Setup of indigo:
// microprocessor
module microprocessor #(parameter N = 8, ROM_addressBits = 6, RF_addressBits = 3) (
  input  logic                           clk             ,
  input  logic                           rst_n           ,
  input  logic [ 3+2*(RF_addressBits):0] ROM_data        ,
  input  logic [                  N-1:0] SRAM_data       ,
  output logic                           overflowPC      ,
  output logic                           ROM_readEnable  ,
  output logic                           SRAM_readEnable ,
  output logic                           SRAM_writeEnable,
  output logic [    ROM_addressBits-1:0] ROM_address     ,
  output logic [(2**RF_addressBits)-1:0] SRAM_address    ,
  output logic [                  N-1:0] SRAM_data_in
);
  logic RF_selectDestA, RF_selectDestB, RF_writeEnable;
  logic [1:0] RF_selectSource;
  logic [RF_addressBits-1:0] RF_writeAddress, RF_readAddressA, RF_readAddressB;
  logic [N-1:0] RF_AluRes, RF_Im, RF_destAluA, RF_destAluB;
  RF #(.N(N), .addressBits(RF_addressBits)) rf (
    clk,
    rst_n,
    RF_selectDestA,
    RF_selectDestB,
    RF_selectSource,
    RF_writeAddress,
    RF_writeEnable,
    RF_readAddressA,
    RF_readAddressB,
    RF_AluRes, SRAM_data, RF_Im,
    RF_destAluA, SRAM_data_in, RF_destAluB, SRAM_address);
  logic ALU_rst, ALU_en;
  logic [2:0] ALU_OP, ALU_ONZ;
  ALU #(N) alu (
    clk,
    rst_n,
    ALU_rst,
    ALU_en,
    ALU_OP,
    RF_destAluA,
    RF_destAluB,
    ALU_ONZ,
    RF_AluRes
  );
  FSM #(.N(N), .M(RF_addressBits), .P(ROM_addressBits)) fsm (
    clk,
    rst_n,
    overflowPC,
    RF_selectSource,
    RF_writeAddress,
    RF_writeEnable,
    RF_readAddressA,
    RF_readAddressB,
    RF_selectDestA,
    RF_selectDestB,
    RF_Im,
    ALU_OP,
    ALU_rst,
    ALU_ONZ,
    ALU_en,
    ROM_data,
    ROM_readEnable,
    ROM_address,
    SRAM_readEnable,
    SRAM_writeEnable
  );
endmodule
make LEC_CHECK=0 ABC_AREA=1 CAP_MARGIN=20 CORE_MARGIN=2 CORE_UTILIZATION=72 CTS_CLUSTER_DIAMETER=234 CTS_CLUSTER_SIZE=99 SLEW_MARGIN=20 finish   # period 4.88 ns
run.sh (not shown) runs the stock make flow with config.mk's settings and CLKGATE_MAP_FILE=.
[inputs] violet vs indigo
- CORE_UTILIZATION: 72 -> 51
- ABC_AREA: 1 -> unset
- CTS_CLUSTER_DIAMETER: 234 -> 252
- the clock period (ns, I/O delays scaled along): 4.88 -> 3.17
Notes after the runs:
violet finished all stages; however, its layout fails the closing checks, the failures being setup timing. The total routed wirelength in violet is 1.3 times that in indigo. Taking indigo as the reference, in violet static power due to leakage went up by 0.83 nW; sequential power increased by 49% relative to the old numbers; combinational fraction of design power rose by 2.4 points; count of clock-buffer cells in the layout now smaller. Relative to indigo, combinational gate count has increased by 19 in violet. violet vs indigo on area growth from synthesis to final layout: violet is the higher one. clkdlybuf4s50_1 as the cell at the slowest stage of the critical path was reported by indigo, and or4_1 by violet. In violet, the post-placement worst setup slack came out 1750 ps below the value in indigo. Against indigo, violet comes in 99 lower on synthesized cell count.
[inputs] lagoon vs violet
- changing CORE_UTILIZATION from 51 to 63
- removing CTS_CLUSTER_SIZE (formerly 99)
- removing CTS_CLUSTER_DIAMETER (formerly 252)
- changing the clock period (ns, I/O delays scaled along) from 3.17 to 6.16
Results
lagoon went all the way through synthesis, placement and routing and the layout is clean on timing, DRC and antenna. lagoon vs violet, number of post-CTS setup repair buffers went down by 43. The run showing the greater headroom to the max-slew limit is lagoon. Cmp violet and lagoon / die size / higher: violet. Compared with violet, lagoon instantiates a smaller number of cells.
#### Input delta (xenon over lagoon)
- CORE_UTILIZATION: 63 -> 40
- the clock period (ns, I/O delays scaled along): 6.16 -> 6.0
Results
xenon finished all stages; the layout is clean. Of lagoon and xenon, the run reporting the lower static leakage was lagoon. Looking at routed wire length, xenon sits 4.8% above lagoon. Critical path depth, lagoon and xenon, higher one = xenon. Pin count of the biggest net entering global routing (xenon over lagoon): decrease, 2. Minimum setup slack among reg-to-reg paths, lagoon and xenon, lower one = lagoon. xenon reports its endpoint of the worst setup timing path as SRAM_data_in[7] while lagoon reports SRAM_address[7].
## Diff of input files: nickel against xenon
- CORE_UTILIZATION: 40 -> 26
- PLACE_DENSITY_LB_ADDON: unset -> 0.14
- CELL_PAD_IN_SITES_DETAIL_PLACEMENT: unset -> 1
- CORE_ASPECT_RATIO: unset -> 1.83
- SLEW_MARGIN: 20 -> 40
- CTS_CLUSTER_SIZE: unset -> 76
- Cell area after layout delta (nickel − xenon): unfavourable
- Re number of signal-net buffers in the layout: nickel is 49 up on xenon.
- When nickel is measured against xenon, its overall power of the completed layout turns out about 4% higher.
Changes in zinc relative to nickel:
- CTS_CLUSTER_SIZE removed (was 76)
- PLACE_DENSITY_LB_ADDON removed (was 0.14)
- CTS_CLUSTER_DIAMETER newly set to 391
- CORE_ASPECT_RATIO removed (was 1.83)
- CORE_UTILIZATION changed from 26 to 40
- CAP_MARGIN changed from 20 to 35
- SLEW_MARGIN changed from 40 to 20
## What came out
zinc: flow completed, timing, DRC and antenna clean
Going from nickel to zinc, non-clock buffer instance count of the final layout shrinks by 46.
Side by side, power turned out lower in zinc than in nickel.
Sort zinc and nickel by post-synthesis to final-layout area growth asc -> top: zinc
Compared to nickel, the routing of zinc uses less wire.
Going from nickel to zinc, detailed-router iteration count before antenna repair has decreased; count of clock-net buffers in the final layout has increased.

---

Starting RTL as in the previous note.
Settings: LEC_CHECK=0, CAP_MARGIN=20, CELL_PAD_IN_SITES_DETAIL_PLACEMENT=1, CORE_MARGIN=8, CORE_UTILIZATION=40, CTS_CLUSTER_DIAMETER=372, CTS_CLUSTER_SIZE=94, HOLD_SLACK_MARGIN=-0.09, PLACE_DENSITY_LB_ADDON=0.01, SLEW_MARGIN=20, TNS_END_PERCENT=15; clock period 6.0 ns.
The starting point completed with no timing, DRC or antenna violations.
Next try:
CELL_PAD_IN_SITES_DETAIL_PLACEMENT = not set   (was 1)
CORE_ASPECT_RATIO = 1.83   (was not set)
CORE_MARGIN = 2   (was 8)
CORE_UTILIZATION = 26   (was 40)
CTS_CLUSTER_DIAMETER = not set   (was 372)
CTS_CLUSTER_SIZE = not set   (was 94)
HOLD_SLACK_MARGIN = not set   (was -0.09)
PLACE_DENSITY_LB_ADDON = 0.14   (was 0.01)
TNS_END_PERCENT = not set   (was 15)
Outcome:
- flip-flop count is unchanged
- synthesized area does not change
- register-to-register slack gets better by 0.20 ns
- design area rises by a few percent
Next try:
CAP_MARGIN = 35   (was 20)
CELL_PAD_IN_SITES_DETAIL_PLACEMENT = 2   (was not set)
CORE_ASPECT_RATIO = not set   (was 1.83)
CORE_UTILIZATION = 40   (was 26)
CTS_CLUSTER_DIAMETER = 391   (was not set)
HOLD_SLACK_MARGIN = 0.24   (was not set)
PLACE_DENSITY_LB_ADDON = not set   (was 0.14)
SETUP_SLACK_MARGIN = 0.8   (was not set)
Now the flow finished but fails on setup timing. Design area rose by a few percent. Clock skew rose by 0.021 ns. Die size fell by a quarter to a third. Maximum frequency fell by a few percent. Count of clock-buffer cells in the layout does not change. Routed wire length rose by well over a third. Worst setup slack degrades by 0.14 ns. Global-route usage rose by 30 points. Non-clock buffer count fell by 15. Register-to-register slack degrades by 0.95 ns.

---

== job 101 ==
microprocessor again, from the RTL that the note above started with.
Settings: LEC_CHECK=0, ABC_AREA=1, CAP_MARGIN=20, CELL_PAD_IN_SITES_DETAIL_PLACEMENT=0, CORE_MARGIN=2, CORE_UTILIZATION=70, CTS_CLUSTER_DIAMETER=207, CTS_CLUSTER_SIZE=20, SLEW_MARGIN=20; clock period 4.94 ns.
The final layout from job 101, which completed every stage, passed the timing, DRC and antenna checks at the end of the flow.
The following lists how job 102 was set up differently from job 101:
- PLACE_DENSITY_LB_ADDON now 0.13, previously not set
- CORE_UTILIZATION now 51, was 70
- ABC_AREA now 0, was 1
- CTS_CLUSTER_SIZE no longer set, was 20
- the clock period (ns, I/O delays scaled along) now 9.41, was 4.94
Area of the mapped netlist went up slightly going from job 101 to job 102.
Compared with job 101, job 102 shows a lower fraction of met2 tracks used by global routing.
On total of max-cap violations, job 101 and job 102 are neck and neck.

---

wip/ember:
microprocessor again, from the RTL that the note above started with.
==> flow/config.mk <==
export PLATFORM = sky130hd
export DESIGN_NAME = microprocessor
export DESIGN_NICKNAME = microprocessor
export VERILOG_FILES = /design/flow/design.v
export SDC_FILE = /design/flow/constraint.sdc
export NUM_CORES = 4
export LEC_CHECK = 0
export ABC_AREA = 1
export CAP_MARGIN = 20
export CELL_PAD_IN_SITES_DETAIL_PLACEMENT = 0
export CORE_MARGIN = 2
export CORE_UTILIZATION = 70
export CTS_CLUSTER_DIAMETER = 43
export CTS_CLUSTER_SIZE = 20
export SETUP_SLACK_MARGIN = 1.21
export SLEW_MARGIN = 20
==> flow/constraint.sdc <==
create_clock -name core_clock -period 4.94 [get_ports {clk}]
set_input_delay 0.9880 -clock core_clock [delete_from_list [all_inputs] [get_ports {clk}]]
set_output_delay 0.9880 -clock core_clock [all_outputs]
set_load 0.01 [all_outputs]
Status(wip/ember) = ERROR, stage = 5_1_grt
## Diff of input files: wip/juniper against wip/ember
Settings: a change of CTS_CLUSTER_DIAMETER from 43 to 230; an added PLACE_DENSITY_LB_ADDON of 0.09; a change of CORE_UTILIZATION from 70 to 71; a change of CTS_CLUSTER_SIZE from 20 to 42; a deleted SETUP_SLACK_MARGIN that had been 1.21; a change of the clock period (ns, I/O delays scaled along) from 4.94 to 3.72.
==> results <==
- Status: wip/ember FAILED at 5_1_grt (tool error)
- Status: wip/juniper FAILED at 4_1_cts (tool error)
- Delta (wip/juniper minus wip/ember): post-synthesis instance area now sits at about the same level; starting utilization of the core area has increased; area reported by Yosys stat level; number of port buffers neither gained nor lost much; basic-gate share of the synthesized area counting and, or, nand and nor cells about even.
- Diff wip/ember -> wip/juniper: die size lower; count of state elements after synthesis flat; mean instance size in the synthesized netlist flat.
- Measured against each other, wip/juniper and wip/ember differ in placed instance area, the higher figure coming from wip/juniper.
Here is what was changed in the inputs of wip/willow compared with wip/juniper.
Settings: removing ABC_AREA (formerly 1); removing PLACE_DENSITY_LB_ADDON (formerly 0.09); removing CELL_PAD_IN_SITES_DETAIL_PLACEMENT (formerly 0); removing CTS_CLUSTER_DIAMETER (formerly 230); removing CTS_CLUSTER_SIZE (formerly 42); setting PLACE_DENSITY to 0.62 for the first time; setting SETUP_SLACK_MARGIN to 0.26 for the first time; changing the clock period (ns, I/O delays scaled along) from 3.72 to 4.18.
Results
- Of wip/willow and wip/juniper, it is wip/willow that has the higher post-DP HPWL.
- wip/willow vs. wip/juniper: xor and xnor fraction of the mapped netlist area has increased, area share of fa/ha/maj cells after synthesis down 0.18 points, instance area at placement picked up an extra about 1.5%, summed instance area of the synthesized netlist moved up.
- Tool error GRT-0116 stopped wip/willow during 5_1_grt; no final results.
- Going from wip/juniper to wip/willow, die area grows by about 2%.
- Delta (wip/willow minus wip/juniper): synthesized cell count lost about 8%; total core area shows an increase of about 3.4%; synthesized net count -99.
- Compared with wip/juniper, wip/willow shows a post-synthesis chip area from yosys that is 2.0% higher.
For wip/indigo, these inputs were changed with respect to wip/willow:
Settings: CORE_UTILIZATION changed from 71 to 65; PLACE_DENSITY removed (was 0.62); SETUP_SLACK_MARGIN removed (was 0.26); the clock period (ns, I/O delays scaled along) changed from 4.18 to 5.85.
## What came out
- The flow did not stop early for wip/indigo: all stages ran, and the layout cleared the timing, DRC and antenna checks.
- wip/indigo vs. wip/willow: post-placement cell count moved down; depth of the CTS H-tree level; vertical die size moved up; post-synthesis share of cell area spent on and-or and or-and gates level.
- Cmp wip/indigo vs wip/willow: minimum setup slack after placement higher in wip/indigo
- wip/indigo against wip/willow: area of the die picked up an extra about 9%; buffer depth of the longest clock path neither gained nor lost much; instance count of the mapped netlist neither gained nor lost much; number of rows in the core area picked up an extra 1; count of cells resized by post-cts repair lost 182.
Setup changes, wip/indigo to wip/violet
Settings: CORE_UTILIZATION now 71, was 65; PLACE_DENSITY now 0.35, previously not set; ABC_AREA now 1, previously not set; SETUP_SLACK_MARGIN now 1.08, previously not set; the clock period (ns, I/O delays scaled along) now 3.83, was 5.85.
wip/violet is listed as incomplete: the tool reported an error in 4_1_cts and the run ended there.
wip/indigo finished every stage and its layout cleared the timing, DRC and antenna checks.
Side by side, post-synthesis share of cell area spent on full adders, half adders and majority gates turned out higher in wip/violet than in wip/indigo.
Of the two values seen for largest family of logic cells by area, simple AND/OR/NAND/NOR gates was produced by wip/violet and AND-OR/OR-AND gates by wip/indigo.
Compared with wip/indigo, wip/violet shows a synthesized-area fraction occupied by ao, oa, aoi and oai cells that is 11 points lower.
In wip/violet, the number of nets in the synthesized netlist came out 8.4% above the value in wip/indigo.
Summary of wip/violet over wip/indigo: half-perimeter wire length after detailed placement went up about 5%, die outline area went down about 10%, sequential-to-total area share from yosys stat went up 0.57 points.

---

Starting RTL as in the previous note.
## microprocessor
module microprocessor #(parameter N = 8, ROM_addressBits = 6, RF_addressBits = 3) (
  input  logic                           clk             ,
  input  logic                           rst_n           ,
  input  logic [ 3+2*(RF_addressBits):0] ROM_data        ,
  input  logic [                  N-1:0] SRAM_data       ,
  output logic                           overflowPC      ,
  output logic                           ROM_readEnable  ,
  output logic                           SRAM_readEnable ,
  output logic                           SRAM_writeEnable,
  output logic [    ROM_addressBits-1:0] ROM_address     ,
  output logic [(2**RF_addressBits)-1:0] SRAM_address    ,
  output logic [                  N-1:0] SRAM_data_in
);
clock: 6.0 ns
lec_check: 0
cap_margin: 20
cell_pad_in_sites_detail_placement: 1
core_aspect_ratio: 1.28
core_margin: 8
core_utilization: 49
cts_cluster_diameter: 372
cts_cluster_size: 94
hold_slack_margin: -0.09
place_density_lb_addon: 0.12
slew_margin: 20
tns_end_percent: 15
Change:
Settings changed: ABC_AREA set to 1, CORE_ASPECT_RATIO 1.28 to 1.83, CORE_MARGIN 8 to 6, CORE_UTILIZATION 49 to 23, CTS_CLUSTER_DIAMETER 372 to 187, CTS_CLUSTER_SIZE 94 to 76, HOLD_SLACK_MARGIN -0.09 to unset, MIN_ROUTING_LAYER set to met2, PLACE_DENSITY_LB_ADDON 0.12 to 0.14, SLEW_MARGIN 20 to 40, TNS_END_PERCENT 15 to 45.
Effect: The changed run finished with timing, DRC and antenna clean. Via count went up by a quarter to a third. Final area goes up slightly. Die size rises by well over a third. Sequential share of layout area falls by 0.31 points. Power rises by roughly a tenth. First-iteration DRC count rose to 3.2 times its value.
Change:
Settings changed: ABC_AREA 1 to unset, CELL_PAD_IN_SITES_DETAIL_PLACEMENT 1 to 0, CORE_ASPECT_RATIO 1.83 to 1.28, CORE_MARGIN 6 to 8, CORE_UTILIZATION 23 to 47, CTS_CLUSTER_DIAMETER 187 to 372, CTS_CLUSTER_SIZE 76 to 94, HOLD_SLACK_MARGIN set to -0.09, MIN_ROUTING_LAYER met2 to unset, PLACE_DENSITY_LB_ADDON 0.14 to 0.01, SLEW_MARGIN 40 to 20, TNS_END_PERCENT 45 to 15.
=> The new run went through all stages and came out clean. Count of clock-buffer cells in the layout came out higher by 1. Clock power came out lower by a few percent. Routed wire length came out lower by about a fifth. Global-route usage hardly moves.
Change:
Settings changed: CAP_MARGIN 20 to 0, CELL_PAD_IN_SITES_DETAIL_PLACEMENT 0 to 2, CELL_PAD_IN_SITES_GLOBAL_PLACEMENT set to 2, CORE_ASPECT_RATIO 1.28 to 0.8, CORE_MARGIN 8 to 2, CORE_UTILIZATION 47 to 40, CTS_CLUSTER_DIAMETER 372 to 189, CTS_CLUSTER_SIZE 94 to unset, GPL_TIMING_DRIVEN set to 0, HOLD_SLACK_MARGIN -0.09 to 0.24, PLACE_DENSITY_LB_ADDON 0.01 to unset, SETUP_SLACK_MARGIN set to 0.8, TNS_END_PERCENT 15 to unset.
Result: The new run completed with no timing, DRC or antenna violations; flip-flop count stays the same; power went up by about 11%; routed wire length went up by 48%; maximum frequency went up by 6.7%; final cell count went up by about 5%; sequential share of layout area went down by 1.6 points; synthesized area stays the same; design area went up by about 7%; setup slack is better by 360 ps; die area went down by about 1%.
Change:
Settings changed: CORE_MARGIN 2 to 7, CTS_CLUSTER_DIAMETER 189 to 31, CTS_CLUSTER_SIZE set to 97.
Outcome: Final area falls by 1.6%. Synthesized cell count does not change. Utilization falls by 0.81 points. Non-clock buffer count falls by 19. Fmax falls by 0.86%. Critical path depth rises by 7. First-iteration DRC count falls by 7.3%. Hold slack is about the same. Wire length falls by 2.6%. Via count falls by 2.2%.
Power is estimated from default activity; no workload was simulated.
